==> design/flow/design.v <==
`timescale 1ns / 1ps
module atomik_delta_acc #(
    parameter DELTA_WIDTH = 64       
)(
    input  wire                     clk,             
    input  wire                     rst_n,           
    input  wire [DELTA_WIDTH-1:0]   delta_in,        
    input  wire                     delta_valid,     
    input  wire [DELTA_WIDTH-1:0]   initial_state_in,    
    input  wire                     load_initial,        
    output wire [DELTA_WIDTH-1:0]   initial_state_out,       
    output wire [DELTA_WIDTH-1:0]   delta_accumulator_out,   
    output wire                     accumulator_zero     
);
    reg [DELTA_WIDTH-1:0] initial_state;
    reg [DELTA_WIDTH-1:0] delta_accumulator;
    always @(posedge clk or negedge rst_n) begin
        if (!rst_n) begin
            initial_state     <= {DELTA_WIDTH{1'b0}};
            delta_accumulator <= {DELTA_WIDTH{1'b0}};
        end
        else begin
            if (load_initial) begin
                initial_state     <= initial_state_in;
                delta_accumulator <= {DELTA_WIDTH{1'b0}};   
            end
            if (delta_valid) begin
                delta_accumulator <= delta_accumulator ^ delta_in;
            end
        end
    end
    assign initial_state_out     = initial_state;
    assign delta_accumulator_out = delta_accumulator;
    assign accumulator_zero = ~(|delta_accumulator);
endmodule
`timescale 1ns / 1ps
module atomik_parallel_acc #(
    parameter DELTA_WIDTH = 64,      
    parameter N_BANKS     = 4,       
    parameter BANK_SEL_W  = (N_BANKS > 1) ? $clog2(N_BANKS) : 1   
)(
    input  wire                              clk,
    input  wire                              rst_n,
    input  wire [DELTA_WIDTH-1:0]            delta_in,
    input  wire                              delta_valid,
    input  wire [N_BANKS*DELTA_WIDTH-1:0]    delta_parallel_in,
    input  wire [N_BANKS-1:0]                delta_parallel_valid,
    input  wire                              parallel_mode,
    input  wire [DELTA_WIDTH-1:0]            initial_state_in,
    input  wire                              load_initial,
    output wire [DELTA_WIDTH-1:0]            current_state,
    output wire [DELTA_WIDTH-1:0]            merged_accumulator,
    output wire                              accumulator_zero,
    output wire [BANK_SEL_W-1:0]             current_bank,
    output wire [N_BANKS-1:0]                bank_active
);
    reg [DELTA_WIDTH-1:0] initial_state  ;
    reg [BANK_SEL_W-1:0] bank_sel;
    always @(posedge clk or negedge rst_n) begin
        if (!rst_n) begin
            initial_state <= {DELTA_WIDTH{1'b0}};
        end
        else if (load_initial) begin
            initial_state <= initial_state_in;
        end
    end
    always @(posedge clk or negedge rst_n) begin
        if (!rst_n) begin
            bank_sel <= {BANK_SEL_W{1'b0}};
        end
        else if (load_initial) begin
            bank_sel <= {BANK_SEL_W{1'b0}};
        end
        else if (!parallel_mode && delta_valid) begin
            if (bank_sel == N_BANKS - 1)
                bank_sel <= {BANK_SEL_W{1'b0}};
            else
                bank_sel <= bank_sel + 1'b1;
        end
    end
    wire [N_BANKS-1:0] bank_delta_valid;
    wire [DELTA_WIDTH-1:0] bank_delta_in [0:N_BANKS-1];
    genvar gi;
    generate
        for (gi = 0; gi < N_BANKS; gi = gi + 1) begin : bank_input_mux
            assign bank_delta_valid[gi] = parallel_mode
                ? delta_parallel_valid[gi]
                : (delta_valid && (bank_sel == gi));
            assign bank_delta_in[gi] = parallel_mode
                ? delta_parallel_in[(gi+1)*DELTA_WIDTH-1 -: DELTA_WIDTH]
                : delta_in;
        end
    endgenerate
    wire [DELTA_WIDTH-1:0] bank_acc [0:N_BANKS-1];
    generate
        for (gi = 0; gi < N_BANKS; gi = gi + 1) begin : banks
            atomik_delta_acc #(
                .DELTA_WIDTH(DELTA_WIDTH)
            ) u_bank (
                .clk                  (clk),
                .rst_n                (rst_n),
                .delta_in             (bank_delta_in[gi]),
                .delta_valid          (bank_delta_valid[gi]),
                .initial_state_in     ({DELTA_WIDTH{1'b0}}),
                .load_initial         (load_initial),
                .initial_state_out    (),   
                .delta_accumulator_out(bank_acc[gi]),
                .accumulator_zero     ()    
            );
        end
    endgenerate
    wire [DELTA_WIDTH-1:0] merge_node [0:2*N_BANKS-2];
    generate
        for (gi = 0; gi < N_BANKS; gi = gi + 1) begin : merge_leaf
            assign merge_node[gi] = bank_acc[gi];
        end
        for (gi = 0; gi < N_BANKS - 1; gi = gi + 1) begin : merge_inner
            assign merge_node[N_BANKS + gi] = merge_node[2*gi] ^ merge_node[2*gi + 1];
        end
    endgenerate
    wire [DELTA_WIDTH-1:0] merged_acc_comb  ;
    assign merged_acc_comb = merge_node[2*N_BANKS - 2];
    wire [DELTA_WIDTH-1:0] state_recon  ;
    assign state_recon        = initial_state ^ merged_acc_comb;
    assign current_state      = state_recon;
    assign merged_accumulator = merged_acc_comb;
    assign accumulator_zero   = ~(|merged_acc_comb);
    assign current_bank = bank_sel;
    assign bank_active  = bank_delta_valid;
endmodule
module atomik_top_parallel #(
    parameter integer SYS_CLK_HZ = 94_500_000,
    parameter integer BAUD_RATE  = 115200,
    parameter integer N_BANKS    = 4
)(
    input  wire       sys_clk,
    input  wire       sys_rst_n,
    input  wire       uart_rx,
    output wire       uart_tx,
    output wire [5:0] led
);
    wire clk_int;
    wire pll_lock;
    assign clk_int  = sys_clk;
    assign pll_lock = 1'b1;
    reg [15:0] por_cnt;
    always @(posedge sys_clk or negedge sys_rst_n) begin
        if (!sys_rst_n)
            por_cnt <= 16'd0;
        else if (por_cnt != 16'hFFFF)
            por_cnt <= por_cnt + 16'd1;
    end
    wire por_done = (por_cnt == 16'hFFFF);
    reg [2:0] rst_sync;
    always @(posedge clk_int or negedge sys_rst_n) begin
        if (!sys_rst_n)
            rst_sync <= 3'b000;
        else
            rst_sync <= {rst_sync[1:0], (por_done & pll_lock)};
    end
    wire internal_rst_n = rst_sync[2];
    reg [23:0] heartbeat_cnt;
    always @(posedge clk_int or negedge internal_rst_n) begin
        if (!internal_rst_n)
            heartbeat_cnt <= 24'd0;
        else
            heartbeat_cnt <= heartbeat_cnt + 24'd1;
    end
    localparam integer BAUD_DIV = SYS_CLK_HZ / BAUD_RATE;
    localparam integer HALF_BIT = BAUD_DIV / 2;
    reg [15:0] rx_baud_cnt;
    reg [3:0]  rx_bit_cnt;
    reg [7:0]  rx_shift;
    reg [7:0]  rx_data;
    reg        rx_valid;
    reg [1:0]  rx_state;
    reg [2:0]  rx_sync;
    wire rx_pin = rx_sync[2];
    always @(posedge clk_int or negedge internal_rst_n) begin
        if (!internal_rst_n)
            rx_sync <= 3'b111;
        else
            rx_sync <= {rx_sync[1:0], uart_rx};
    end
    localparam RX_IDLE  = 2'd0;
    localparam RX_START = 2'd1;
    localparam RX_DATA  = 2'd2;
    localparam RX_STOP  = 2'd3;
    always @(posedge clk_int or negedge internal_rst_n) begin
        if (!internal_rst_n) begin
            rx_state    <= RX_IDLE;
            rx_baud_cnt <= 16'd0;
            rx_bit_cnt  <= 4'd0;
            rx_shift    <= 8'd0;
            rx_data     <= 8'd0;
            rx_valid    <= 1'b0;
        end else begin
            rx_valid <= 1'b0;
            case (rx_state)
                RX_IDLE: begin
                    if (!rx_pin) begin
                        rx_state    <= RX_START;
                        rx_baud_cnt <= 16'd0;
                    end
                end
                RX_START: begin
                    if (rx_baud_cnt == HALF_BIT[15:0]) begin
                        if (!rx_pin) begin
                            rx_state    <= RX_DATA;
                            rx_baud_cnt <= 16'd0;
                            rx_bit_cnt  <= 4'd0;
                        end else begin
                            rx_state <= RX_IDLE;
                        end
                    end else begin
                        rx_baud_cnt <= rx_baud_cnt + 16'd1;
                    end
                end
                RX_DATA: begin
                    if (rx_baud_cnt == BAUD_DIV[15:0] - 1) begin
                        rx_baud_cnt <= 16'd0;
                        rx_shift    <= {rx_pin, rx_shift[7:1]};
                        if (rx_bit_cnt == 4'd7)
                            rx_state <= RX_STOP;
                        else
                            rx_bit_cnt <= rx_bit_cnt + 4'd1;
                    end else begin
                        rx_baud_cnt <= rx_baud_cnt + 16'd1;
                    end
                end
                RX_STOP: begin
                    if (rx_baud_cnt == BAUD_DIV[15:0] - 1) begin
                        rx_data  <= rx_shift;
                        rx_valid <= 1'b1;
                        rx_state <= RX_IDLE;
                    end else begin
                        rx_baud_cnt <= rx_baud_cnt + 16'd1;
                    end
                end
            endcase
        end
    end
    reg [15:0] tx_baud_cnt;
    reg [3:0]  tx_bit_cnt;
    reg [7:0]  tx_shift;
    reg        tx_busy;
    reg        tx_out;
    reg        tx_start;
    reg [7:0]  tx_data;
    assign uart_tx = tx_out;
    always @(posedge clk_int or negedge internal_rst_n) begin
        if (!internal_rst_n) begin
            tx_baud_cnt <= 16'd0;
            tx_bit_cnt  <= 4'd0;
            tx_shift    <= 8'hFF;
            tx_busy     <= 1'b0;
            tx_out      <= 1'b1;
        end else begin
            if (!tx_busy && tx_start) begin
                tx_shift    <= tx_data;
                tx_busy     <= 1'b1;
                tx_bit_cnt  <= 4'd0;
                tx_baud_cnt <= 16'd0;
                tx_out      <= 1'b0;
            end else if (tx_busy) begin
                if (tx_baud_cnt == BAUD_DIV[15:0] - 1) begin
                    tx_baud_cnt <= 16'd0;
                    tx_bit_cnt  <= tx_bit_cnt + 4'd1;
                    case (tx_bit_cnt)
                        4'd0, 4'd1, 4'd2, 4'd3, 4'd4, 4'd5, 4'd6, 4'd7: begin
                            tx_out   <= tx_shift[0];
                            tx_shift <= {1'b1, tx_shift[7:1]};
                        end
                        4'd8: tx_out <= 1'b1;
                        4'd9: begin
                            tx_busy <= 1'b0;
                            tx_out  <= 1'b1;
                        end
                        default: begin
                            tx_busy <= 1'b0;
                            tx_out  <= 1'b1;
                        end
                    endcase
                end else begin
                    tx_baud_cnt <= tx_baud_cnt + 16'd1;
                end
            end
        end
    end
    reg         par_delta_valid;
    reg  [63:0] par_delta_in;
    reg         par_load_initial;
    reg  [63:0] par_initial_state_in;
    wire [63:0] par_current_state;
    wire [63:0] par_merged_acc;
    wire        par_acc_zero;
    atomik_parallel_acc #(
        .DELTA_WIDTH (64),
        .N_BANKS     (N_BANKS)
    ) u_parallel_acc (
        .clk                  (clk_int),
        .rst_n                (internal_rst_n),
        .delta_in             (par_delta_in),
        .delta_valid          (par_delta_valid),
        .delta_parallel_in    ({N_BANKS*64{1'b0}}),
        .delta_parallel_valid ({N_BANKS{1'b0}}),
        .parallel_mode        (1'b0),    
        .initial_state_in     (par_initial_state_in),
        .load_initial         (par_load_initial),
        .current_state        (par_current_state),
        .merged_accumulator   (par_merged_acc),
        .accumulator_zero     (par_acc_zero),
        .current_bank         (),
        .bank_active          ()
    );
    localparam CMD_IDLE      = 4'd0;
    localparam CMD_LOAD      = 4'd1;
    localparam CMD_ACCUM     = 4'd2;
    localparam CMD_READ      = 4'd3;
    localparam CMD_READ_WAIT = 4'd4;
    localparam CMD_STATUS    = 4'd5;
    localparam CMD_TX_START  = 4'd7;
    localparam CMD_TX_WAIT   = 4'd8;
    localparam CMD_TX_DONE   = 4'd9;
    reg [3:0]  cmd_state;
    reg [3:0]  byte_cnt;
    reg [63:0] cmd_buffer;
    reg [63:0] tx_buffer;
    reg [3:0]  tx_byte_cnt;
    reg [3:0]  tx_bytes_total;
    reg        cmd_active;
    always @(posedge clk_int or negedge internal_rst_n) begin
        if (!internal_rst_n) begin
            cmd_state            <= CMD_IDLE;
            byte_cnt             <= 4'd0;
            cmd_buffer           <= 64'd0;
            tx_buffer            <= 64'd0;
            tx_byte_cnt          <= 4'd0;
            tx_bytes_total       <= 4'd0;
            tx_start             <= 1'b0;
            tx_data              <= 8'd0;
            cmd_active           <= 1'b0;
            par_delta_valid      <= 1'b0;
            par_delta_in         <= 64'd0;
            par_load_initial     <= 1'b0;
            par_initial_state_in <= 64'd0;
        end else begin
            tx_start         <= 1'b0;
            par_delta_valid  <= 1'b0;
            par_load_initial <= 1'b0;
            case (cmd_state)
                CMD_IDLE: begin
                    cmd_active <= 1'b0;
                    if (rx_valid) begin
                        case (rx_data)
                            8'h4C: begin   
                                cmd_state  <= CMD_LOAD;
                                byte_cnt   <= 4'd0;
                                cmd_buffer <= 64'd0;
                                cmd_active <= 1'b1;
                            end
                            8'h41: begin   
                                cmd_state  <= CMD_ACCUM;
                                byte_cnt   <= 4'd0;
                                cmd_buffer <= 64'd0;
                                cmd_active <= 1'b1;
                            end
                            8'h52: begin   
                                cmd_state  <= CMD_READ;
                                cmd_active <= 1'b1;
                            end
                            8'h53: begin   
                                cmd_state  <= CMD_STATUS;
                                cmd_active <= 1'b1;
                            end
                            default: ;
                        endcase
                    end
                end
                CMD_LOAD: begin
                    if (rx_valid) begin
                        cmd_buffer <= {cmd_buffer[55:0], rx_data};
                        if (byte_cnt == 4'd7) begin
                            par_initial_state_in <= {cmd_buffer[55:0], rx_data};
                            par_load_initial     <= 1'b1;
                            cmd_state            <= CMD_IDLE;
                            cmd_active           <= 1'b0;
                        end else begin
                            byte_cnt <= byte_cnt + 4'd1;
                        end
                    end
                end
                CMD_ACCUM: begin
                    if (rx_valid) begin
                        cmd_buffer <= {cmd_buffer[55:0], rx_data};
                        if (byte_cnt == 4'd7) begin
                            par_delta_in    <= {cmd_buffer[55:0], rx_data};
                            par_delta_valid <= 1'b1;
                            cmd_state       <= CMD_IDLE;
                            cmd_active      <= 1'b0;
                        end else begin
                            byte_cnt <= byte_cnt + 4'd1;
                        end
                    end
                end
                CMD_READ: begin
                    cmd_state <= CMD_READ_WAIT;
                end
                CMD_READ_WAIT: begin
                    tx_buffer      <= par_current_state;
                    tx_byte_cnt    <= 4'd0;
                    tx_bytes_total <= 4'd8;
                    cmd_state      <= CMD_TX_START;
                end
                CMD_STATUS: begin
                    tx_buffer      <= {par_acc_zero, 63'd0};
                    tx_byte_cnt    <= 4'd0;
                    tx_bytes_total <= 4'd1;
                    cmd_state      <= CMD_TX_START;
                end
                CMD_TX_START: begin
                    if (tx_byte_cnt < tx_bytes_total) begin
                        tx_data     <= tx_buffer[63:56];
                        tx_buffer   <= {tx_buffer[55:0], 8'd0};
                        tx_start    <= 1'b1;
                        tx_byte_cnt <= tx_byte_cnt + 4'd1;
                        cmd_state   <= CMD_TX_WAIT;
                    end else begin
                        cmd_state <= CMD_IDLE;
                    end
                end
                CMD_TX_WAIT: begin
                    if (tx_busy)
                        cmd_state <= CMD_TX_DONE;
                end
                CMD_TX_DONE: begin
                    if (!tx_busy) begin
                        if (tx_byte_cnt < tx_bytes_total)
                            cmd_state <= CMD_TX_START;
                        else
                            cmd_state <= CMD_IDLE;
                    end
                end
                default: cmd_state <= CMD_IDLE;
            endcase
        end
    end
    reg [19:0] rx_activity;
    always @(posedge clk_int or negedge internal_rst_n) begin
        if (!internal_rst_n)
            rx_activity <= 20'd0;
        else if (rx_valid)
            rx_activity <= 20'hFFFFF;
        else if (rx_activity != 20'd0)
            rx_activity <= rx_activity - 20'd1;
    end
    assign led[5] = ~pll_lock;
    assign led[4] = ~heartbeat_cnt[23];
    assign led[3] = ~cmd_active;
    assign led[2] = ~par_acc_zero;
    assign led[1] = ~tx_busy;
    assign led[0] = ~(rx_activity != 20'd0);
endmodule
==> design/flow/run.sh <==
#!/bin/bash
# the make line also repeats each setting of config.mk as NAME=value (left out here)
make -C /OpenROAD-flow-scripts/flow DESIGN_CONFIG=/design/flow/config.mk WORK_HOME=/design/flow/orfs CLKGATE_MAP_FILE= finish
==> design/flow/config.mk <==
export PLATFORM = sky130hd
export DESIGN_NAME = atomik_top_parallel
export DESIGN_NICKNAME = atomik_top_parallel
export VERILOG_FILES = /design/flow/design.v
export SDC_FILE = /design/flow/constraint.sdc
export NUM_CORES = 4
export LEC_CHECK = 0
export ABC_AREA = 1
export CAP_MARGIN = 20
export CELL_PAD_IN_SITES_DETAIL_PLACEMENT = 0
export CORE_ASPECT_RATIO = 0.88
export CORE_MARGIN = 2
export CORE_UTILIZATION = 72
export CTS_CLUSTER_DIAMETER = 33
export CTS_CLUSTER_SIZE = 29
export GPL_ROUTABILITY_DRIVEN = 1
export PLACE_DENSITY_LB_ADDON = 0.2
export SETUP_SLACK_MARGIN = 0.77
export SLEW_MARGIN = 40
==> design/flow/constraint.sdc <==
create_clock -name core_clock -period 3.17 [get_ports {sys_clk}]
set_input_delay 0.6340 -clock core_clock [delete_from_list [all_inputs] [get_ports {sys_clk}]]
set_output_delay 0.6340 -clock core_clock [all_outputs]
set_load 0.01 [all_outputs]
==> results of run 1 <==
==> final cells by class <==
type	count	area, um2	area share
Multi-Input combinational cell	3199	15600	0.364
Clock inverter	70	866	0.0202
Clock buffer	162	3650	0.0850
Timing Repair Buffer	127	1370	0.0319
Inverter	556	2100	0.0490
Tap cell	671	840	0.0195
Sequential cell	738	18500	0.431
==> per-stage QoR <==
stage	cells	instance area [um2]	hold slack, ps	setup TNS, ps	worst slack (ps)
3_3_place_gp	5216	37400	261	0	414
5_1_grt	5523	43000	285	-14.3	-14.3
2_1_floorplan	4636	36500	331	-2694710	-3780
4_1_cts	5494	42400	270	0	189
6_report	5523	43000	266	0	55.6
3_5_place_dp	5216	37400	261	0	394
==> routing by layer <==
metal	GRT usage	share of wire
met2	0.622	0.47
met3	0.0812	0.11
met4	0.203	0.048
met1	0.510	0.38
met5	0	0.00043
==> timing repair <==
item,in CTS,in global routing
hold buffers,0,1
hold endpoints to repair,0,19
resized,57,125
gates cloned,0,1
buffers inserted,46,27
pin swaps,12,36
setup endpoints to repair,5,95
==> summary.json, run 1 <==
{
  "status": "finished clean",
  "num_vias": 33500,
  "crit_path_largest_cell_delay_ps": 420,
  "synthMostInstantiatedCell": "sky130_fd_sc_hd__nand2_1",
  "worstPathCellList": "inv_2 > nand2_2 > nand4_1 > buf_4 > nand2_4 > nor2_4 > nand2_2 > nor2_4 > nand2_2 > nor2_4 > nand2_2 > buf_6",
  "grt_setup_unrepaired": "yes",
  "tritoncts.num_buffers": 130,
  "share_seq_of_total_power": 0.396,
  "power_frac_clock": 0.604,
  "synthTopCellsByCount": "sky130_fd_sc_hd__nand2_1, sky130_fd_sc_hd__dfrtp_1, sky130_fd_sc_hd__inv_1",
  "core_um2": 50200,
  "chipWidth_um": 244,
  "layout.filler_cells": 2690,
  "first_global_vias": 32700,
  "topCombFamilyByArea": "simple AND/OR/NAND/NOR gates",
  "worst-r2r-cell-count": 23,
  "timing.final.setup_violations": 0,
  "synthAdderAreaFrac": 0.00651,
  "totalPowerFinal_mw": 23.9,
  "die_area_um2": 52500,
  "antenna_cells_inserted": 0,
  "maximum_resistive_drop_on_vdd_uv": 533,
  "worstSkewPairLatency_ps": 740,
  "ys_seq_share": 0.506,
  "period_used_share": 0.982,
  "fmax_mhz": 321,
  "grt_overflow_total": 0,
  "synth_warnings": 3,
  "syn2layout_area_growth_pct": 17.6,
  "async_flop_share": 1.00,
  "global_route.usage.total": 0.391,
  "power_density_nw_per_um2": 555,
  "cp.depth": 12,
  "yosysTopAreaCellShare": 0.496,
  "slew_headroom": 0.490,
  "timing_hold_violations_final": 0,
  "synthDominantAreaCellType": "sky130_fd_sc_hd__dfrtp_1",
  "crit_required_ps": 2540,
  "clockBufferDepth": 3,
  "post_synthesis_xor_xnor_area_fraction": 0.0420,
  "syn_inst": 4636,
  "detailedRoute.firstPassIterationCount": 8,
  "cap_violations": 0,
  "numSynthFlops": 738,
  "avgSynthCellArea_um2": 7.88,
  "detailedRoute.firstIterationViolations": 4375,
  "setup.worst_path.start_class": "register",
  "boundaryPins": 10,
  "netlist-cell-type-count": 47,
  "grt_antenna_before_repair": 0,
  "synth.yosys.chip_area_um2": 36500,
  "log.warning_count": 46,
  "detail_route.wirelength_um": 105000,
  "period_minus_slack_ps": 3110,
  "max_slew.worst_pin.slew_ps": 762,
  "clock_tree_from_tritoncts": "yes",
  "routabilityCongestion": 0.874,
  "power_leakage_nw": 21.6,
  "path_clk_slew_ps": 60,
  "power.switching_fraction": 0.212,
  "critical_path.max_fanout": 3,
  "route.detailed.wl_per_inst_um": 19.0,
  "cts.root.buffer_cell": "sky130_fd_sc_hd__clkbuf_16",
  "wire_length_of_the_first_global_routing_pass_um": 164000,
  "endpoint": "led[2]",
  "finalNetCount": 4774,
  "io_buffer_count": 8,
  "post_synth_main_area_contributors": "sky130_fd_sc_hd__dfrtp_1, sky130_fd_sc_hd__nand2_1, sky130_fd_sc_hd__o21ai_0, sky130_fd_sc_hd__inv_1, sky130_fd_sc_hd__nand3_1",
  "cp-end-kind": "output port",
  "critical_path.top_delay_family": "simple AND/OR/NAND/NOR gates",
  "maxPowerGroup": "clock",
  "final-max-slew-violation-count": 0,
  "comb_power_share": 0,
  "drt-vias-per-instance": 6.07,
  "detail_route.drc_violations": 0,
  "min-delay-path-class": "reg -> async",
  "crit_slowest_cell": "sky130_fd_sc_hd__dfrtp_1",
  "crit_type": "reg -> out",
  "ys.flop_type": "sky130_fd_sc_hd__dfrtp_1",
  "synthesis.nets": 4658,
  "synth-simple-area-share": 0.263,
  "finClkSkew_ps": 45.8,
  "worst-r2r-setup-slack_ps": 80,
  "critical_path_s_most_frequent_cell": "sky130_fd_sc_hd__nand2_2",
  "clockNetworkPower_mw": 14.4,
  "fin_util": 0.856,
  "cellInternalPower_mw": 18.8,
  "synth-edff-count": 0,
  "timing.critical_path.buf_inv": 3,
  "detailedPlacementHpwl_um": 55000,
  "h_tree_depth": 4,
  "cts_sinks": 738,
  "pwr.group.combinational_mw": 0.00902,
  "vertical_die_dimension_um": 215,
  "pg_seq_mw": 9.45,
  "total_switching_power_mw": 5.05,
  "crit_reg_reg_endpoint": "tx_buffer[2]$_DFFE_PN0P_",
  "post_synth_mux_area_share": 0,
  "yosys_cells": 4636,
  "aoi_share": 0.107,
  "starting_density_of_the_core": 0.728,
  "worst_ep_arrival_time_ps": 2480,
  "drtAntennaViolNets": 0,
  "core.rowCount": 77,
  "grt_start_max_net_pins": 133,
  "netlist_area_um2": 36500
}
==> inputs of run 2 (changes only) <==
- CAP_MARGIN: 20 -> 40
- CELL_PAD_IN_SITES_DETAIL_PLACEMENT: 0 -> 1
- CELL_PAD_IN_SITES_GLOBAL_PLACEMENT: unset -> 2
- CORE_ASPECT_RATIO: 0.88 -> unset
- CORE_UTILIZATION: 72 -> 32
- CTS_CLUSTER_DIAMETER: 33 -> 143
- CTS_CLUSTER_SIZE: 29 -> unset
- GPL_ROUTABILITY_DRIVEN: 1 -> unset
- GPL_TIMING_DRIVEN: unset -> 0
- HOLD_SLACK_MARGIN: unset -> 0.17
- MAX_ROUTING_LAYER: unset -> met4
- PLACE_DENSITY: unset -> 0.6
- PLACE_DENSITY_LB_ADDON: 0.2 -> unset
- SETUP_SLACK_MARGIN: 0.77 -> -0.21
- SLEW_MARGIN: 40 -> 20
- clock period: 3.17 -> 10.2 ns (I/O delays scaled with it)
==> run 2 against run 1 <==
Compared with the run above:
- still clean
- cell count is 15% higher
- critical endpoint unchanged
- global-route usage is 18 points lower
- utilization is 48 points lower
- routed wire length is 11% higher
- synthesized cell count stayed put
- sequential power is 69% lower
- sequential cell count stayed put
- critical path type unchanged
- first-iteration DRC count is 69% lower
- total power is 74% lower
==> summary.json, run 2 <==
{
  "chipWidth_um": 342,
  "synthTopCellsByCount": "sky130_fd_sc_hd__nand2_1, sky130_fd_sc_hd__dfrtp_1, sky130_fd_sc_hd__inv_1",
  "detailedRoute.firstIterationViolations": 1353,
  "yosys_cells": 4636,
  "finalNetCount": 4790,
  "netlist_area_um2": 36500,
  "endpoint": "led[2]",
  "cap_violations": 0,
  "critical_path.top_delay_family": "simple AND/OR/NAND/NOR gates",
  "io_buffer_count": 8,
  "worst-r2r-cell-count": 10,
  "timing.final.setup_violations": 0,
  "totalNegativeSetupSlack_ps": 0,
  "syn_inst": 4636,
  "critical_path_s_most_frequent_cell": "sky130_fd_sc_hd__nand2_1",
  "synth-edff-count": 0,
  "clockBufferDepth": 3,
  "timing.critical_path.buf_inv": 2,
  "synth.yosys.chip_area_um2": 36500,
  "cellInternalPower_mw": 4.94,
  "period_minus_slack_ps": 5180,
  "drtAntennaViolNets": 0,
  "worst-r2r-setup-slack_ps": 7390,
  "ctsResizeCount": 0,
  "post_synth_main_area_contributors": "sky130_fd_sc_hd__dfrtp_1, sky130_fd_sc_hd__nand2_1, sky130_fd_sc_hd__o21ai_0, sky130_fd_sc_hd__inv_1, sky130_fd_sc_hd__nand3_1",
  "die_area_um2": 117000,
  "grt_overflow_total": 0,
  "syn2layout_area_growth_pct": 15.2,
  "timing_hold_violations_final": 0,
  "log.warning_count": 36,
  "final_area_um2": 42100,
  "total_switching_power_mw": 1.34,
  "num_vias": 30200,
  "starting_density_of_the_core": 0.324,
  "cts_hold_buf": 0,
  "instance_area_at_placement_um2": 39000,
  "first_global_vias": 31900,
  "post_synthesis_xor_xnor_area_fraction": 0.0420,
  "synthesis.nets": 4658,
  "avgSynthCellArea_um2": 7.88,
  "power_leakage_nw": 20.7,
  "setup.worst_path.start_class": "register",
  "crit-reg2reg-launch": "tx_byte_cnt[3]$_DFFE_PN0P_",
  "final-max-slew-violation-count": 0,
  "finClkSkew_ps": 28.0,
  "netlist-cell-type-count": 47,
  "pg_seq_mw": 2.93,
  "h_tree_depth": 3,
  "core.rowCount": 123,
  "period_used_share": 0.508,
  "synthMostInstantiatedCell": "sky130_fd_sc_hd__nand2_1",
  "detailedPlacementHpwl_um": 82500,
  "post_layout_nonfiller_instances": 6339,
  "detailedRoute.firstPassIterationCount": 5,
  "route.detailed.wl_per_inst_um": 18.5,
  "worstSkewPairLatency_ps": 660,
  "detail_route.drc_violations": 0,
  "aoi_share": 0.107,
  "antenna_cells_inserted": 0,
  "drt-vias-per-instance": 4.76,
  "routabilityCongestion": 0.771,
  "critical_path.max_fanout": 4,
  "core_um2": 113000,
  "yosysTopAreaCellShare": 0.496,
  "share_seq_of_total_power": 0.467,
  "ys.flop_type": "sky130_fd_sc_hd__dfrtp_1",
  "comb_power_share": 0.001,
  "detail_route.wirelength_um": 117000,
  "cts_sinks": 738,
  "synth_warnings": 3,
  "grt_start_max_net_pins": 52,
  "power_density_nw_per_um2": 149,
  "min-delay-path-class": "reg -> async",
  "status": "finished clean",
  "synthAdderAreaFrac": 0.00651,
  "topCombFamilyByArea": "simple AND/OR/NAND/NOR gates",
  "crit_type": "reg -> out",
  "grt_antenna_before_repair": 3,
  "vertical_die_dimension_um": 342,
  "crit_slowest_cell": "sky130_fd_sc_hd__clkdlybuf4s50_1",
  "pwr.group.combinational_mw": 0.00376,
  "cts.root.buffer_cell": "sky130_fd_sc_hd__clkbuf_16",
  "cts.repair_timing.setup_buffer_count": 0,
  "numSynthFlops": 738,
  "maxPowerGroup": "clock",
  "fmax_mhz": 193,
  "worst_ep_arrival_time_ps": 3140,
  "clock_tree_from_tritoncts": "yes",
  "async_flop_share": 1.00,
  "tritoncts.num_buffers": 93,
  "comb_area_um2": 15300,
  "path_clk_slew_ps": 60,
  "max_slew.worst_pin.slew_ps": 869,
  "cp.depth": 12,
  "fin_util": 0.373,
  "cp-end-kind": "output port",
  "synth-simple-area-share": 0.263,
  "layout.filler_cells": 13600,
  "global_route.usage.total": 0.212,
  "post_synth_mux_area_share": 0,
  "power.switching_fraction": 0.214,
  "crit_reg_reg_endpoint": "tx_buffer[46]$_DFFE_PN0P_",
  "boundaryPins": 10,
  "area.sequential_um2": 18500,
  "crit_path_largest_cell_delay_ps": 520,
  "post_place_cells": 6168,
  "maximum_resistive_drop_on_vdd_uv": 105,
  "power_frac_clock": 0.532,
  "slew_headroom": 0.421,
  "crit_required_ps": 8160,
  "wire_length_of_the_first_global_routing_pass_um": 188000,
  "grt_setup_unrepaired": "no",
  "ys_seq_share": 0.506,
  "clockNetworkPower_mw": 3.34,
  "worstPathCellList": "inv_1 > nand2_1 > nand2_1 > nand2_1 > nand2_1 > nor2_1 > nand2_1 > nor2_1 > nand2_1 > nor2_1 > nand2_1 > clkdlybuf4s50_1",
  "synthDominantAreaCellType": "sky130_fd_sc_hd__dfrtp_1"
}
==> run 2: per-layer routing <==
layer	track usage	wire, um	vias up
met5	-	0	-
met4	0.0490	2680	0
met3	0.0245	2500	146
met2	0.340	54800	242
met1	0.286	57000	14700
li1	-	-	15000
==> run 2: per-stage QoR <==
stage / hold slack (ps) / power (mW) / worst slack, ps
finish: 234 / 6.28 / 5020
global route: 266 / 6.50 / 4720
CTS: 248 / 6.40 / 4900
detailed placement: 254 / 2.99 / 5640
global placement: 333 / 2.99 / -549
floorplan: 331 / 2.99 / 3250
==> run 2: area by class of cell <==
cell class	instances	share of cell area
Clock buffer	147	0.0668
Sequential cell	738	0.439
Tap cell	1500	0.0446
Multi-Input combinational cell	3199	0.363
Timing Repair Buffer	37	0.0152
Inverter	556	0.0496
Buffer	143	0.0158
Clock inverter	19	0.00532
==> inputs of run 3 (changes only) <==
- CAP_MARGIN: 40 -> 20
- CELL_PAD_IN_SITES_DETAIL_PLACEMENT: 1 -> 0
- CELL_PAD_IN_SITES_GLOBAL_PLACEMENT: 2 -> unset
- CORE_UTILIZATION: 32 -> 72
- CTS_CLUSTER_DIAMETER: 143 -> 278
- CTS_CLUSTER_SIZE: unset -> 29
- GPL_ROUTABILITY_DRIVEN: unset -> 1
- GPL_TIMING_DRIVEN: 0 -> unset
- HOLD_SLACK_MARGIN: 0.17 -> unset
- MAX_ROUTING_LAYER: met4 -> unset
- PLACE_DENSITY: 0.6 -> unset
- PLACE_DENSITY_LB_ADDON: unset -> 0.2
- SETUP_SLACK_MARGIN: -0.21 -> 0.77
- clock period: 10.2 -> 3.19 ns (I/O delays scaled with it)
==> run 3 against run 2 <==
Compared with the run above:
- clock-buffer cell count shrank 95
- worst setup slack lost 4800 ps
- sequential cell count is the same
- sequential share of layout area grew 3.5 points
- utilization grew 41 points
- clock power grew about 40%
- clock skew grew 2.1 ps
- largest power group is now registers
==> summary.json, run 3 <==
{
  "status": "finished clean",
  "synthTopCellsByCount": "sky130_fd_sc_hd__nand2_1, sky130_fd_sc_hd__dfrtp_1, sky130_fd_sc_hd__inv_1",
  "comb_area_um2": 15600,
  "critical_path.top_delay_family": "simple AND/OR/NAND/NOR gates",
  "cellInternalPower_mw": 11.1,
  "pwr.group.combinational_mw": 0.00861,
  "routabilityCongestion": 0.895,
  "period_used_share": 0.923,
  "power.switching_fraction": 0.207,
  "yosys_cells": 4636,
  "log.warning_count": 39,
  "avgSynthCellArea_um2": 7.88,
  "cp.depth": 13,
  "num_vias": 30600,
  "worst-r2r-cell-count": 18,
  "ys.flop_type": "sky130_fd_sc_hd__dfrtp_1",
  "tritoncts.num_buffers": 29,
  "core.rowCount": 82,
  "power_leakage_nw": 19.7,
  "antenna_cells_inserted": 0,
  "crit_path_largest_cell_delay_ps": 430,
  "timing.critical_path.buf_inv": 3,
  "worstPathCellList": "inv_2 > nand2_1 > nand2_2 > inv_1 > nand2_1 > nand2_1 > nor2_1 > nand2_1 > nor2_2 > nand2_1 > nor2_2 > nand2_2 > buf_6",
  "syn2layout_area_growth_pct": 6.85,
  "global_route.usage.total": 0.331,
  "crit_required_ps": 2550,
  "max_slew.worst_pin.slew_ps": 973,
  "hold_path_end": "rx_sync[2]$_DFF_PN1_",
  "cts_sinks": 738,
  "detailedRoute.firstPassIterationCount": 6,
  "grt_start_max_net_pins": 108,
  "clock_tree_from_tritoncts": "yes",
  "detail_route.wirelength_um": 86900,
  "totalNegativeSetupSlack_ps": 0,
  "final-max-slew-violation-count": 0,
  "maximum_resistive_drop_on_vdd_uv": 356,
  "vertical_die_dimension_um": 229,
  "worst_ep_arrival_time_ps": 2310,
  "timing.hold.worst_path_depth": 0,
  "h_tree_depth": 1,
  "synth.yosys.chip_area_um2": 36500,
  "crit-reg2reg-launch": "rx_activity[10]$_DFFE_PN0P_",
  "netlist_area_um2": 36500,
  "grt_antenna_before_repair": 0,
  "numSynthFlops": 738,
  "aoi_share": 0.107,
  "power_frac_clock": 0.332,
  "chipWidth_um": 229,
  "layout.filler_cells": 3486,
  "post_synth_mux_area_share": 0,
  "setup.worst_path.start_class": "register",
  "topCombFamilyByArea": "simple AND/OR/NAND/NOR gates",
  "critical_path_s_most_frequent_cell": "sky130_fd_sc_hd__nand2_1",
  "path_clk_slew_ps": 120,
  "cts_hold_buf": 0,
  "slew_headroom": 0.352,
  "critical_path.max_fanout": 3,
  "wire_length_of_the_first_global_routing_pass_um": 143000,
  "boundaryPins": 10,
  "comb_power_share": 0.001,
  "synth-edff-count": 0,
  "pg_seq_mw": 9.36,
  "grt_overflow_total": 0,
  "crit_type": "reg -> out",
  "finalNetCount": 4654,
  "die_area_um2": 52500,
  "hp-start": "rx_sync[1]$_DFF_PN1_",
  "synth-simple-area-share": 0.263,
  "drtAntennaViolNets": 0,
  "synthDominantAreaCellType": "sky130_fd_sc_hd__dfrtp_1",
  "crit_slowest_cell": "sky130_fd_sc_hd__dfrtp_1",
  "synthesis.nets": 4658,
  "share_seq_of_total_power": 0.667,
  "first_global_vias": 29200,
  "synth_warnings": 3,
  "starting_density_of_the_core": 0.729,
  "worst-r2r-setup-slack_ps": 650,
  "detailedRoute.firstIterationViolations": 2840,
  "cts.root.buffer_cell": "sky130_fd_sc_hd__clkbuf_16",
  "detail_route.drc_violations": 0,
  "finClkSkew_ps": 30.2,
  "cap_violations": 0,
  "timing_hold_violations_final": 0,
  "route.detailed.wl_per_inst_um": 16.3,
  "maxPowerGroup": "registers",
  "synthMostInstantiatedCell": "sky130_fd_sc_hd__nand2_1",
  "cp-end-kind": "output port",
  "total_switching_power_mw": 2.90,
  "period_minus_slack_ps": 2940,
  "min-delay-path-class": "reg -> reg",
  "core_um2": 50100,
  "netlist-cell-type-count": 47,
  "worstSkewPairLatency_ps": 630,
  "io_buffer_count": 8,
  "async_flop_share": 1.00,
  "synthAdderAreaFrac": 0.00651,
  "clockNetworkPower_mw": 4.66,
  "grt_setup_unrepaired": "yes",
  "syn_inst": 4636,
  "fin_util": 0.779,
  "fmax_mhz": 340,
  "crit_reg_reg_endpoint": "rx_activity[18]$_DFFE_PN0P_",
  "yosysTopAreaCellShare": 0.496,
  "endpoint": "led[2]",
  "post_synth_main_area_contributors": "sky130_fd_sc_hd__dfrtp_1, sky130_fd_sc_hd__nand2_1, sky130_fd_sc_hd__o21ai_0, sky130_fd_sc_hd__inv_1, sky130_fd_sc_hd__nand3_1",
  "clockBufferDepth": 3,
  "drt-vias-per-instance": 5.74,
  "area.sequential_um2": 18500,
  "timing.final.setup_violations": 0,
  "power_density_nw_per_um2": 360,
  "ys_seq_share": 0.506,
  "post_synthesis_xor_xnor_area_fraction": 0.0420,
  "detailedPlacementHpwl_um": 55300
}
[run 3: cell type report]
| cell class | instances | share of cell area |
|---|---|---|
| clock buffer | 52 | 0.0208 |
| clock inverter | 1 | 0.000417 |
| inverter | 556 | 0.0541 |
| multi-input combinational | 3199 | 0.400 |
| sequential | 738 | 0.474 |
| tap | 672 | 0.0215 |
| timing repair buffer | 108 | 0.0293 |
[run 3: what timing repair did]
item / 4_1_cts / 5_1_grt
setup buffers: 34 / 18
pin swaps: 26 / 36
hold endpoints to repair: 0 / 0
setup endpoints to repair: 32 / 79
gates cloned: 0 / 0
resized: 75 / 83
[run 3: per-stage QoR]
| stage | cell area [um2] | hold slack [ps] | instances | worst slack [ps] | total power, mW |
|---|---|---|---|---|---|
| floorplan | 36500 | 331 | 4636 | -3760 | 9.55 |
| global placement | 37500 | 332 | 5221 | 343 | 9.55 |
| detailed placement | 37500 | 340 | 5221 | 287 | 9.55 |
| CTS | 38700 | 360 | 5308 | 280 | 14.1 |
| global route | 39000 | 365 | 5326 | 150 | 14.4 |
| finish | 39000 | 359 | 5326 | 246 | 14.0 |
[run 3: layer usage]
layer,vias to the layer above,share of wire,track usage
li1,14700,-,-
met1,14600,0.42,0.463
met2,1066,0.48,0.553
met3,204,0.066,0.0347
met4,0,0.031,0.103
met5,-,0,0
==> inputs of run 4 (changes only) <==
- ABC_AREA: 1 -> unset
- CORE_UTILIZATION: 72 -> 22
- PLACE_DENSITY_LB_ADDON: 0.2 -> unset
- clock period: 3.19 -> 5.43 ns (I/O delays scaled with it)
==> run 4 against run 3 <==
Compared with the run above:
- critical endpoint unchanged
- synthesized area decreased by 7.0%
- via count down 21%
- clock skew down 4.3 ps
- sequential power is 41% lower
- utilization fell by 54 points
- critical path type unchanged
- die size rose to 3.0 times the previous value
- cell count rose by 0.77%
- routed wire length fell by 1.1%
- critical path depth down 6
- sequential share of layout area increased by 2.8 points
- final area decreased by 5.5%
- worst setup slack better by 810 ps
==> summary.json, run 4 <==
{
  "fin_util": 0.240,
  "worst-r2r-cell-count": 8,
  "avgSynthCellArea_um2": 9.79,
  "power.switching_fraction": 0.212,
  "cts_sinks": 738,
  "detail_route.drc_violations": 0,
  "grt_start_max_net_pins": 173,
  "die_area_um2": 158000,
  "global_route.usage.total": 0.107,
  "starting_density_of_the_core": 0.221,
  "cts.root.buffer_cell": "sky130_fd_sc_hd__clkbuf_16",
  "log.warning_count": 41,
  "slew_headroom": 0.291,
  "crit_required_ps": 4340,
  "endpoint": "led[2]",
  "synth-edff-count": 0,
  "totalNegativeSetupSlack_ps": 0,
  "post_synthesis_xor_xnor_area_fraction": 0.0797,
  "cellInternalPower_mw": 6.54,
  "synthAdderAreaFrac": 0.00700,
  "finClkSkew_ps": 25.8,
  "maximum_resistive_drop_on_vdd_uv": 243,
  "ys_seq_share": 0.544,
  "synthesis.nets": 3490,
  "core_um2": 154000,
  "routabilityCongestion": 0.760,
  "syn_inst": 3468,
  "worstPathCellList": "xor2_1 > xnor2_1 > or4_1 > nor4_2 > nand4_1 > buf_4 > clkdlybuf4s50_1",
  "share_seq_of_total_power": 0.663,
  "crit_path_largest_cell_delay_ps": 680,
  "grt_overflow_total": 0,
  "power_frac_clock": 0.336,
  "gr-usage-met3": 0.0168,
  "synthDominantAreaCellType": "sky130_fd_sc_hd__dfrtp_1",
  "total_switching_power_mw": 1.76,
  "topCombFamilyByArea": "simple AND/OR/NAND/NOR gates",
  "netlist_area_um2": 34000,
  "pwr.group.combinational_mw": 0.00434,
  "setup.worst_path.start_class": "register",
  "chipWidth_um": 397,
  "clock_tree_from_tritoncts": "yes",
  "clockNetworkPower_mw": 2.79,
  "min-delay-path-class": "reg -> async",
  "netlist-cell-type-count": 74,
  "timing.final.setup_violations": 0,
  "synth.yosys.chip_area_um2": 34000,
  "worst-r2r-setup-slack_ps": 1780,
  "status": "finished clean",
  "timing_hold_violations_final": 0,
  "synth-simple-area-share": 0.138,
  "power_density_nw_per_um2": 225,
  "detail_route.wirelength_um": 85900,
  "gr-usage-met1": 0.151,
  "detailedPlacementHpwl_um": 50900,
  "maxPowerGroup": "registers",
  "power_leakage_nw": 15.2,
  "async_flop_share": 1.00,
  "ys.flop_type": "sky130_fd_sc_hd__dfrtp_1",
  "syn2layout_area_growth_pct": 8.55,
  "cp.depth": 7,
  "synthMostInstantiatedCell": "sky130_fd_sc_hd__nand2_1",
  "comb_power_share": 0.001,
  "synth_warnings": 3,
  "period_minus_slack_ps": 4380,
  "crit_type": "reg -> out",
  "detailedRoute.firstIterationViolations": 1972,
  "post_synth_main_area_contributors": "sky130_fd_sc_hd__dfrtp_1, sky130_fd_sc_hd__o21ai_0, sky130_fd_sc_hd__nand2_1, sky130_fd_sc_hd__xnor2_1, sky130_fd_sc_hd__mux2_2",
  "vertical_die_dimension_um": 397,
  "yosys_cells": 3468,
  "numSynthFlops": 738,
  "crit_reg_reg_endpoint": "tx_buffer[20]$_DFFE_PN0P_",
  "finalNetCount": 3324,
  "h_tree_depth": 1,
  "pg_seq_mw": 5.50,
  "drtAntennaViolNets": 0,
  "layout.filler_cells": 16300,
  "cp-end-kind": "output port",
  "cap_violations": 0,
  "fmax_mhz": 228,
  "top_usage_layer_grt": "met2",
  "antenna_cells_inserted": 0,
  "crit_slowest_cell": "sky130_fd_sc_hd__or4_1",
  "route.detailed.wl_per_inst_um": 16.0,
  "crit-reg2reg-launch": "tx_byte_cnt[2]$_DFFE_PN0P_",
  "worst_ep_arrival_time_ps": 3290,
  "first_global_vias": 23700,
  "clockBufferDepth": 3,
  "wire_length_of_the_first_global_routing_pass_um": 137000,
  "yosysTopAreaCellShare": 0.533,
  "cts_hold_buf": 0,
  "critical_path.max_fanout": 3,
  "tritoncts.num_buffers": 29,
  "core.rowCount": 144,
  "path_clk_slew_ps": 120,
  "detailedRoute.firstPassIterationCount": 5,
  "final-max-slew-violation-count": 0,
  "timing.critical_path.buf_inv": 2,
  "period_used_share": 0.806,
  "synthTopCellsByCount": "sky130_fd_sc_hd__nand2_1, sky130_fd_sc_hd__dfrtp_1, sky130_fd_sc_hd__o21ai_0",
  "grt_setup_unrepaired": "no",
  "io_buffer_count": 8,
  "met2_track_demand_over_resource": 0.171,
  "drt-vias-per-instance": 4.49,
  "critical_path.top_delay_family": "simple AND/OR/NAND/NOR gates",
  "max_slew.worst_pin.slew_ps": 1060,
  "post_synth_mux_area_share": 0.0699,
  "aoi_share": 0.129,
  "boundaryPins": 10,
  "num_vias": 24100,
  "worstSkewPairLatency_ps": 640,
  "grt_antenna_before_repair": 1
}
[run 4: cell type report]
class	instances	area, um2	area share
sequential	738	18500	0.502
clock inverter	1	16.3	0.000441
multi-input combinational	2453	14500	0.393
timing repair buffer	43	384	0.0104
inverter	37	139	0.00377
clock buffer	51	808	0.0219
tap	2044	2560	0.0694
[run 4: through the flow]
| step | hold slack [ps] | instance area, um2 | worst slack [ps] | std cells | total power, mW |
|---|---|---|---|---|---|
| after floorplan | 331 | 34000 | -1520 | 3468 | 5.61 |
| after global placement | 297 | 36000 | 1380 | 5314 | 5.61 |
| after detailed placement | 298 | 36000 | 1410 | 5314 | 5.61 |
| after CTS | 312 | 36900 | 841 | 5366 | 8.39 |
| after global routing | 322 | 36900 | 917 | 5367 | 8.57 |
| final | 286 | 36900 | 1050 | 5367 | 8.29 |
[run 4: repair_timing]
item                                    4_1_cts  5_1_grt
gates cloned                                  0        0
setup buffers                                 0        1
endpoints found under the setup margin        1        1
pin swaps                                     1        1
gates resized                                 2        0
[run 4: metal layers]
metal  part of all wire  routed length, um
met1               0.47              40000
met2               0.46              39300
met3              0.057               4920
met4              0.020               1690
met5            0.00012                 10
==> inputs of run 5 (changes only) <==
- ABC_AREA: unset -> 1
- CAP_MARGIN: 20 -> 15
- CORE_ASPECT_RATIO: unset -> 0.88
- CORE_UTILIZATION: 22 -> 72
- CTS_CLUSTER_DIAMETER: 278 -> 29
- PLACE_DENSITY: unset -> 0.35
- SLEW_MARGIN: 20 -> 40
- clock period: 5.43 -> 3.17 ns (I/O delays scaled with it)
==> run 5 against run 4 <==
Compared with the run above:
- still clean on timing, DRC and antenna
- die size is 67% lower
- worst hold slack worse by 3.0 ps
- cell count is 3.1% higher
- sequential share of layout area is 7.6 points lower
- final area is 18% higher
- total power went up to 3.1 times the previous value
- clock-buffer cell count is 134 higher
- via count is 36% higher
- sequential power is 72% higher
- synthesized cell count is 34% higher
- worst setup slack worse by 930 ps
- largest power group is now clock
==> summary.json, run 5 <==
{
  "period_used_share": 0.963,
  "critical_path_s_most_frequent_cell": "sky130_fd_sc_hd__nand2_1",
  "whs_ps": 283,
  "yosys_cells": 4636,
  "detailedPlacementHpwl_um": 56200,
  "synth.yosys.chip_area_um2": 36500,
  "layout.filler_cells": 2695,
  "cts_sinks": 738,
  "post_synth_main_area_contributors": "sky130_fd_sc_hd__dfrtp_1, sky130_fd_sc_hd__nand2_1, sky130_fd_sc_hd__o21ai_0, sky130_fd_sc_hd__inv_1, sky130_fd_sc_hd__nand3_1",
  "aoi_share": 0.107,
  "final-max-slew-violation-count": 0,
  "first_global_vias": 32500,
  "wire_length_of_the_first_global_routing_pass_um": 163000,
  "clockNetworkPower_mw": 16.4,
  "drtAntennaViolNets": 0,
  "grt_setup_unrepaired": "yes",
  "worstSkewPairLatency_ps": 720,
  "boundaryPins": 10,
  "num_vias": 32800,
  "synthMostInstantiatedCell": "sky130_fd_sc_hd__nand2_1",
  "timing_hold_violations_final": 0,
  "cp-end-kind": "output port",
  "post_synthesis_xor_xnor_area_fraction": 0.0420,
  "total_switching_power_mw": 5.30,
  "h_tree_depth": 4,
  "clock_tree_from_tritoncts": "yes",
  "final_critical_path_setup_slack_ps": 117,
  "ys.flop_type": "sky130_fd_sc_hd__dfrtp_1",
  "crit_slowest_cell": "sky130_fd_sc_hd__dfrtp_1",
  "async_flop_share": 1.00,
  "crit_reg_reg_endpoint": "rx_activity[18]$_DFFE_PN0P_",
  "routabilityCongestion": 0.883,
  "crit_path_largest_cell_delay_ps": 430,
  "grt_antenna_before_repair": 1,
  "clockBufferDepth": 3,
  "yosysTopAreaCellShare": 0.496,
  "synthTopCellsByCount": "sky130_fd_sc_hd__nand2_1, sky130_fd_sc_hd__dfrtp_1, sky130_fd_sc_hd__inv_1",
  "power_frac_clock": 0.634,
  "met2_track_demand_over_resource": 0.606,
  "synth-edff-count": 0,
  "detailedRoute.firstPassIterationCount": 7,
  "numSynthFlops": 738,
  "share_seq_of_total_power": 0.366,
  "status": "finished clean",
  "fmax_mhz": 328,
  "synthesis.nets": 4658,
  "crit_type": "reg -> out",
  "netlist_area_um2": 36500,
  "instance_area_at_placement_um2": 37500,
  "log.warning_count": 39,
  "synth-simple-area-share": 0.263,
  "worst_ep_arrival_time_ps": 2420,
  "worst-r2r-setup-slack_ps": 610,
  "global_route.usage.total": 0.387,
  "timing.critical_path.buf_inv": 3,
  "syn2layout_area_growth_pct": 19.0,
  "pwr.group.combinational_mw": 0.00915,
  "comb_power_share": 0,
  "core.rowCount": 77,
  "route.detailed.wl_per_inst_um": 18.1,
  "top_usage_layer_grt": "met2",
  "maximum_resistive_drop_on_vdd_uv": 693,
  "cellInternalPower_mw": 20.5,
  "crit-reg2reg-launch": "rx_activity[10]$_DFFE_PN0P_",
  "endpoint": "led[2]",
  "die_area_um2": 52500,
  "detail_route.drc_violations": 0,
  "critical_path.top_delay_family": "simple AND/OR/NAND/NOR gates",
  "worstPathCellList": "inv_2 > nand2_1 > nand2_1 > nand2_1 > nand2_1 > nor2_1 > nand2_1 > nor2_2 > nand2_2 > nor2_4 > buf_6 > nand2_4 > buf_6",
  "syn_inst": 4636,
  "io_buffer_count": 8,
  "detailedRoute.firstIterationViolations": 3457,
  "synth_warnings": 3,
  "finalNetCount": 4764,
  "detail_route.wirelength_um": 100000,
  "synthAdderAreaFrac": 0.00651,
  "finClkSkew_ps": 25.4,
  "vertical_die_dimension_um": 215,
  "grt_overflow_total": 0,
  "antenna_cells_inserted": 0,
  "avgSynthCellArea_um2": 7.88,
  "cap_violations": 0,
  "crit_required_ps": 2540,
  "slew_headroom": 0.465,
  "power_leakage_nw": 21.8,
  "totalPowerFinal_mw": 25.8,
  "chipWidth_um": 244,
  "timing.final.setup_violations": 0,
  "grt_start_max_net_pins": 85,
  "post_synth_mux_area_share": 0,
  "netlist-cell-type-count": 47,
  "tritoncts.num_buffers": 145,
  "starting_density_of_the_core": 0.728,
  "topCombFamilyByArea": "simple AND/OR/NAND/NOR gates",
  "critical_path.max_fanout": 4,
  "pg_seq_mw": 9.46,
  "maxPowerGroup": "clock",
  "setup.worst_path.start_class": "register",
  "period_minus_slack_ps": 3050,
  "cts.root.buffer_cell": "sky130_fd_sc_hd__clkbuf_16",
  "synthDominantAreaCellType": "sky130_fd_sc_hd__dfrtp_1",
  "power_density_nw_per_um2": 594,
  "core_um2": 50200,
  "worst-r2r-cell-count": 18,
  "path_clk_slew_ps": 50,
  "cp.depth": 13,
  "gr-usage-met3": 0.0784,
  "min-delay-path-class": "reg -> async",
  "gr-usage-met1": 0.518,
  "power.switching_fraction": 0.205,
  "drt-vias-per-instance": 5.93,
  "max_slew.worst_pin.slew_ps": 803,
  "dp_worst_setup_slack_ps": 305,
  "ys_seq_share": 0.506,
  "final_area_um2": 43500
}
run 5: layout make-up:
cell class | instances | area, um2 | share of cell area
flip-flops and latches | 738 | 18500 | 0.425
multi-input cells | 3199 | 15600 | 0.359
clock buffers | 185 | 4070 | 0.0935
inverters | 556 | 2120 | 0.0488
clock inverters | 81 | 1210 | 0.0279
repair buffers | 102 | 1110 | 0.0255
well taps | 671 | 840 | 0.0193
run 5: timing repair:
item	4_1_cts	5_1_grt
buffers inserted	26	13
resized	75	96
cloned	0	1
hold buffers	0	1
endpoints found under the setup margin	46	75
pin swaps	24	28
hold endpoints to repair	0	19
run 5: per-layer routing:
metal | vias to the layer above | routed length, um
met3 | 371 | 9260
li1 | 15000 | -
met2 | 1731 | 46800
met5 | - | 0
met1 | 15700 | 40100
met4 | 0 | 4100
run 5: metrics by stage:
step	cells	setup TNS, ps	utilization
3_5_place_dp	5224	0	0.746
5_1_grt	5532	0	0.866
3_3_place_gp	5224	0	0.746
4_1_cts	5516	0	0.858
6_report	5532	0	0.866
2_1_floorplan	4636	-2694710	-
==> inputs of run 6 (changes only) <==
- ABC_AREA: 1 -> unset
- CAP_MARGIN: 15 -> 0
- CELL_PAD_IN_SITES_DETAIL_PLACEMENT: 0 -> 2
- CELL_PAD_IN_SITES_GLOBAL_PLACEMENT: unset -> 1
- CORE_ASPECT_RATIO: 0.88 -> unset
- CORE_UTILIZATION: 72 -> 19
- CTS_CLUSTER_DIAMETER: 29 -> 121
- CTS_CLUSTER_SIZE: 29 -> unset
- GPL_TIMING_DRIVEN: unset -> 0
- HOLD_SLACK_MARGIN: unset -> -0.04
- MAX_ROUTING_LAYER: unset -> met5
- MIN_ROUTING_LAYER: unset -> met2
- PLACE_DENSITY: 0.35 -> unset
- PLACE_DENSITY_LB_ADDON: unset -> 0.27
- SETUP_SLACK_MARGIN: 0.77 -> unset
- SLEW_MARGIN: 40 -> 20
- TNS_END_PERCENT: unset -> 30
- clock period: 3.17 -> 4.53 ns (I/O delays scaled with it)
==> run 6 against run 5 <==
Compared with the run above:
- cell count is 9.0% higher
- still clean on timing, DRC and antenna
- critical path depth is 6 lower
- clock skew is 6.7 ps higher
- sequential share of layout area is 2.7 points higher
- largest power group unchanged
- critical path type unchanged
- synthesized cell count is 25% lower
- register-to-register slack better by 360 ps
- largest cell class unchanged
- clock power is 53% lower
- final area is 5.9% lower
==> summary.json, run 6 <==
{
  "status": "finished clean",
  "setup.worst_path.start_class": "register",
  "clockNetworkPower_mw": 7.77,
  "final-max-slew-violation-count": 0,
  "whs_ps": 191,
  "totalNegativeSetupSlack_ps": 0,
  "core_um2": 178000,
  "grt_start_max_net_pins": 52,
  "synthDominantAreaCellType": "sky130_fd_sc_hd__dfrtp_1",
  "endpoint": "led[2]",
  "drtAntennaViolNets": 0,
  "pg_seq_mw": 6.60,
  "synth.yosys.chip_area_um2": 34000,
  "finalNetCount": 3612,
  "synth-edff-count": 0,
  "ys.flop_type": "sky130_fd_sc_hd__dfrtp_1",
  "synthAdderAreaFrac": 0.00700,
  "ys_seq_share": 0.544,
  "synthTopCellsByCount": "sky130_fd_sc_hd__nand2_1, sky130_fd_sc_hd__dfrtp_1, sky130_fd_sc_hd__o21ai_0",
  "wire_length_of_the_first_global_routing_pass_um": 182000,
  "instance_area_at_placement_um2": 37500,
  "crit_reg_reg_endpoint": "tx_buffer[61]$_DFFE_PN0P_",
  "topCombFamilyByArea": "simple AND/OR/NAND/NOR gates",
  "clock_tree_from_tritoncts": "yes",
  "critical_path.max_fanout": 3,
  "syn_inst": 3468,
  "maximum_resistive_drop_on_vdd_uv": 262,
  "worstSkewPairLatency_ps": 720,
  "clockBufferDepth": 3,
  "fmax_mhz": 225,
  "post_synth_main_area_contributors": "sky130_fd_sc_hd__dfrtp_1, sky130_fd_sc_hd__o21ai_0, sky130_fd_sc_hd__nand2_1, sky130_fd_sc_hd__xnor2_1, sky130_fd_sc_hd__mux2_2",
  "synth_warnings": 3,
  "detail_route.wirelength_um": 118000,
  "drt-vias-per-instance": 5.83,
  "path_clk_slew_ps": 60,
  "detailedRoute.firstPassIterationCount": 6,
  "detailedRoute.firstIterationViolations": 3523,
  "post_synth_mux_area_share": 0.0699,
  "log.warning_count": 35,
  "max_slew.worst_pin.slew_ps": 1160,
  "io_buffer_count": 8,
  "first_global_vias": 42700,
  "crit_path_largest_cell_delay_ps": 820,
  "slew_headroom": 0.223,
  "cp-end-kind": "output port",
  "synth-simple-area-share": 0.138,
  "die_area_um2": 182000,
  "worst-r2r-setup-slack_ps": 970,
  "crit_slowest_cell": "sky130_fd_sc_hd__xnor2_1",
  "vertical_die_dimension_um": 427,
  "crit-reg2reg-launch": "tx_byte_cnt[2]$_DFFE_PN0P_",
  "route.detailed.wl_per_inst_um": 19.6,
  "dp_worst_setup_slack_ps": -39.8,
  "finClkSkew_ps": 32.1,
  "pwr.group.combinational_mw": 0.00613,
  "cts.root.buffer_cell": "sky130_fd_sc_hd__clkbuf_16",
  "detailedPlacementHpwl_um": 78100,
  "final_area_um2": 40900,
  "global_route.usage.total": 0.197,
  "avgSynthCellArea_um2": 9.79,
  "min-delay-path-class": "reg -> async",
  "core.rowCount": 155,
  "starting_density_of_the_core": 0.191,
  "grt_setup_unrepaired": "no",
  "netlist_area_um2": 34000,
  "crit_required_ps": 3620,
  "aoi_share": 0.129,
  "timing.final.setup_violations": 0,
  "worst_ep_arrival_time_ps": 3550,
  "routabilityCongestion": 0.840,
  "cap_violations": 0,
  "total_switching_power_mw": 3.29,
  "boundaryPins": 10,
  "power_leakage_nw": 16.8,
  "period_used_share": 0.983,
  "yosys_cells": 3468,
  "grt_antenna_before_repair": 0,
  "tritoncts.num_buffers": 90,
  "worstPathCellList": "xnor2_1 > xnor2_1 > nand4_1 > nor4_1 > nand4_1 > buf_4 > clkdlybuf4s50_1",
  "chipWidth_um": 427,
  "synthesis.nets": 3490,
  "critical_path.top_delay_family": "XOR/XNOR gates",
  "power_density_nw_per_um2": 352,
  "grt_overflow_total": 0,
  "yosysTopAreaCellShare": 0.533,
  "syn2layout_area_growth_pct": 20.4,
  "crit_type": "reg -> out",
  "cts_sinks": 738,
  "num_vias": 35100,
  "h_tree_depth": 3,
  "period_minus_slack_ps": 4450,
  "timing.critical_path.buf_inv": 2,
  "numSynthFlops": 738,
  "worst-r2r-cell-count": 8,
  "maxPowerGroup": "clock",
  "async_flop_share": 1.00,
  "cp.depth": 7,
  "timing_hold_violations_final": 0,
  "power.switching_fraction": 0.229,
  "final_critical_path_setup_slack_ps": 75.9,
  "netlist-cell-type-count": 74,
  "power_frac_clock": 0.540,
  "share_seq_of_total_power": 0.459,
  "cellInternalPower_mw": 11.1,
  "detail_route.drc_violations": 0,
  "synthMostInstantiatedCell": "sky130_fd_sc_hd__nand2_1",
  "post_synthesis_xor_xnor_area_fraction": 0.0797,
  "comb_power_share": 0
}
run 6: per-layer routing:
layer,wire length (um),vias up,track usage
li1,-,11800,-
met3,50100,451,0.275
met2,62000,10000,0.225
met5,1350,-,0.0738
met1,0,12800,-
met4,5000,35,0.0332
run 6: timing repair:
| item | CTS | global route |
|---|---|---|
| setup buffers | 3 | 2 |
| resized | 12 | 21 |
| hold buffers | 0 | 0 |
| endpoints found under the setup margin | 1 | 1 |
| pin swaps | 3 | 3 |
| hold endpoints to repair | 0 | 0 |
run 6: metrics by stage:
step	util	power (mW)	cells
global route	0.229	14.8	6014
detailed placement	0.210	6.73	5848
global placement	0.208	6.73	5831
CTS	0.228	14.5	6012
finish	0.230	14.4	6031
floorplan	-	6.72	3468
run 6: area by class of cell:
type	instances	area [um2]
plain buffers	240	962
flip-flops and latches	738	18500
clock buffers	126	2570
clock inverters	35	507
diodes	17	42.5
multi-input cells	2453	14700
well taps	2355	2950
inverters	37	139
repair buffers	30	583
fillers	20100	137000
==> inputs of run 7 (changes only) <==
- ABC_AREA: unset -> 1
- CAP_MARGIN: 0 -> 20
- CELL_PAD_IN_SITES_DETAIL_PLACEMENT: 2 -> unset
- CELL_PAD_IN_SITES_GLOBAL_PLACEMENT: 1 -> unset
- CORE_UTILIZATION: 19 -> 72
- CTS_CLUSTER_DIAMETER: 121 -> 25
- CTS_CLUSTER_SIZE: unset -> 80
- GPL_ROUTABILITY_DRIVEN: 1 -> unset
- GPL_TIMING_DRIVEN: 0 -> unset
- HOLD_SLACK_MARGIN: -0.04 -> unset
- MAX_ROUTING_LAYER: met5 -> unset
- MIN_ROUTING_LAYER: met2 -> unset
- PLACE_DENSITY_LB_ADDON: 0.27 -> 0.2
- SETUP_SLACK_MARGIN: unset -> 0.82
- TNS_END_PERCENT: 30 -> unset
- clock period: 4.53 -> 3.17 ns (I/O delays scaled with it)
==> run 7 against run 6 <==
Compared with the run above:
- now fails the layout checks on negative setup slack
- total power up 97%
- sequential power is 43% higher
- die size shrank 71%
- global-route usage up 26 points
- clock skew grew 23 ps
- sequential share of layout area is 3.8 points lower
- critical path depth increased by 6
- worst hold slack improved by 110 ps
- sequential cell count did not move
- clock power increased by 140%
- synthesized cell count up 34%
- clock-buffer cell count up 89
- highest routed layer is now met4
==> summary.json, run 7 <==
{
  "first_global_vias": 37100,
  "post_synth_mux_area_share": 0,
  "synthesis.nets": 4658,
  "ys_seq_share": 0.506,
  "grt_overflow_total": 0,
  "starting_density_of_the_core": 0.729,
  "drt-vias-per-instance": 6.53,
  "comb_power_share": 0,
  "finalNetCount": 4813,
  "finClkSkew_ps": 55.2,
  "h_tree_depth": 4,
  "crit_required_ps": 2540,
  "critical_path_s_most_frequent_cell": "sky130_fd_sc_hd__nand2_1",
  "core.rowCount": 82,
  "share_seq_of_total_power": 0.334,
  "comb_area_um2": 15600,
  "netlist-cell-type-count": 47,
  "status": "complete, but fails checks",
  "yosysTopAreaCellShare": 0.496,
  "cp.depth": 13,
  "timing_hold_violations_final": 0,
  "synth-simple-area-share": 0.263,
  "worst-r2r-setup-slack_ps": 90,
  "log.warning_count": 37,
  "period_minus_slack_ps": 3440,
  "worstSkewPairLatency_ps": 780,
  "detailedRoute.firstPassIterationCount": 12,
  "maximum_resistive_drop_on_vdd_uv": 773,
  "cap_violations": 0,
  "topCombFamilyByArea": "simple AND/OR/NAND/NOR gates",
  "core_um2": 50100,
  "async_flop_share": 1.00,
  "die_area_um2": 52500,
  "grt_setup_unrepaired": "yes",
  "post_synthesis_xor_xnor_area_fraction": 0.0420,
  "vertical_die_dimension_um": 229,
  "area.sequential_um2": 18500,
  "chipWidth_um": 229,
  "drtAntennaViolNets": 0,
  "route.detailed.wl_per_inst_um": 22.2,
  "grt_antenna_before_repair": 1,
  "whs_ps": 298,
  "power_frac_clock": 0.666,
  "synthMostInstantiatedCell": "sky130_fd_sc_hd__nand2_1",
  "detail_route.drc_violations": 0,
  "detailedRoute.firstIterationViolations": 5558,
  "setup.worst_path.start_class": "register",
  "yosys_cells": 4636,
  "maxPowerGroup": "clock",
  "timing.hold.worst_path_depth": 1,
  "path_clk_slew_ps": 60,
  "crit_slowest_cell": "sky130_fd_sc_hd__dfrtp_1",
  "hp-start": "uart_rx",
  "cp-end-kind": "output port",
  "clockNetworkPower_mw": 18.9,
  "critical_path.top_delay_family": "simple AND/OR/NAND/NOR gates",
  "final-max-slew-violation-count": 0,
  "syn_inst": 4636,
  "post_synth_main_area_contributors": "sky130_fd_sc_hd__dfrtp_1, sky130_fd_sc_hd__nand2_1, sky130_fd_sc_hd__o21ai_0, sky130_fd_sc_hd__inv_1, sky130_fd_sc_hd__nand3_1",
  "cts_hold_buf": 0,
  "total_switching_power_mw": 6.04,
  "crit_type": "reg -> out",
  "crit_reg_reg_endpoint": "tx_buffer[2]$_DFFE_PN0P_",
  "hold_path_end": "rx_sync[0]$_DFF_PN1_",
  "cts.root.buffer_cell": "sky130_fd_sc_hd__clkbuf_16",
  "crit_path_largest_cell_delay_ps": 520,
  "final_critical_path_setup_slack_ps": -268,
  "wire_length_of_the_first_global_routing_pass_um": 189000,
  "max_slew.worst_pin.slew_ps": 1100,
  "io_buffer_count": 8,
  "power.switching_fraction": 0.213,
  "timing.final.setup_violations": 1,
  "avgSynthCellArea_um2": 7.88,
  "period_used_share": 1.08,
  "timing.critical_path.buf_inv": 3,
  "worstPathCellList": "inv_2 > nand2_1 > nand2_1 > inv_1 > nand2_1 > nand2_2 > nor2_2 > nand2_1 > nor2_1 > nand2_2 > nor2_4 > nand2_2 > buf_6",
  "top_layer_used": "met4",
  "detailedPlacementHpwl_um": 55200,
  "clock_tree_from_tritoncts": "yes",
  "endpoint": "led[2]",
  "syn2layout_area_growth_pct": 22.3,
  "clockBufferDepth": 3,
  "dr_wl_met2_um": 57100,
  "fmax_mhz": 291,
  "check_fault_list": "negative setup slack",
  "synth.yosys.chip_area_um2": 36500,
  "ys.flop_type": "sky130_fd_sc_hd__dfrtp_1",
  "synthDominantAreaCellType": "sky130_fd_sc_hd__dfrtp_1",
  "power_leakage_nw": 22.4,
  "worst-r2r-cell-count": 22,
  "pwr.group.combinational_mw": 0.00886,
  "aoi_share": 0.107,
  "synth_warnings": 3,
  "synthTopCellsByCount": "sky130_fd_sc_hd__nand2_1, sky130_fd_sc_hd__dfrtp_1, sky130_fd_sc_hd__inv_1",
  "min-delay-path-class": "in -> reg",
  "layout.filler_cells": 2128,
  "fin_util": 0.892,
  "grt_start_max_net_pins": 90,
  "detail_route.wirelength_um": 125000,
  "met3RoutedLength_um": 15900,
  "global_route.usage.total": 0.452,
  "routabilityCongestion": 0.887,
  "num_vias": 36600,
  "boundaryPins": 10,
  "tritoncts.num_buffers": 170,
  "power_density_nw_per_um2": 635,
  "cellInternalPower_mw": 22.3,
  "worst_ep_arrival_time_ps": 2800,
  "numSynthFlops": 738,
  "synthAdderAreaFrac": 0.00651,
  "netlist_area_um2": 36500,
  "slew_headroom": 0.268,
  "drt-met1-wl_um": 41100,
  "cts_sinks": 738,
  "synth-edff-count": 0,
  "pg_seq_mw": 9.46,
  "critical_path.max_fanout": 3
}
==> run 7: through the flow <==
stage | power (mW) | setup TNS, ps | worst slack, ps | area (um2) | instances
global route | 28.8 | -232 | -232 | 44700 | 5605
detailed placement | 9.61 | 0 | 334 | 37400 | 5215
finish | 28.4 | -268 | -268 | 44700 | 5607
global placement | 9.61 | 0 | 385 | 37400 | 5215
floorplan | 9.61 | -2694710 | -3780 | 36500 | 4636
CTS | 28.1 | 0 | 168 | 44300 | 5596
==> run 7: layout make-up <==
class                   instances  area share
inverters                     556      0.0478
repair buffers                126      0.0315
flip-flops and latches        738       0.414
diodes                          2    0.000112
multi-input cells            3199       0.350
clock buffers                 215       0.107
clock inverters                99      0.0305
well taps                     672      0.0188
==> run 7: metal layers <==
layer,vias to the layer above,track usage
met4,0,0.333
met3,1154,0.123
li1,15200,-
met5,-,0
met2,3293,0.723
met1,17000,0.526
==> run 7: repair_timing <==
action,CTS,global route
setup endpoints to repair,51,180
pin swaps,45,16
endpoints found under the hold margin,0,0
setup buffers,67,7
resized,132,82
gates cloned,0,2
Power is estimated from default activity; no workload was simulated.
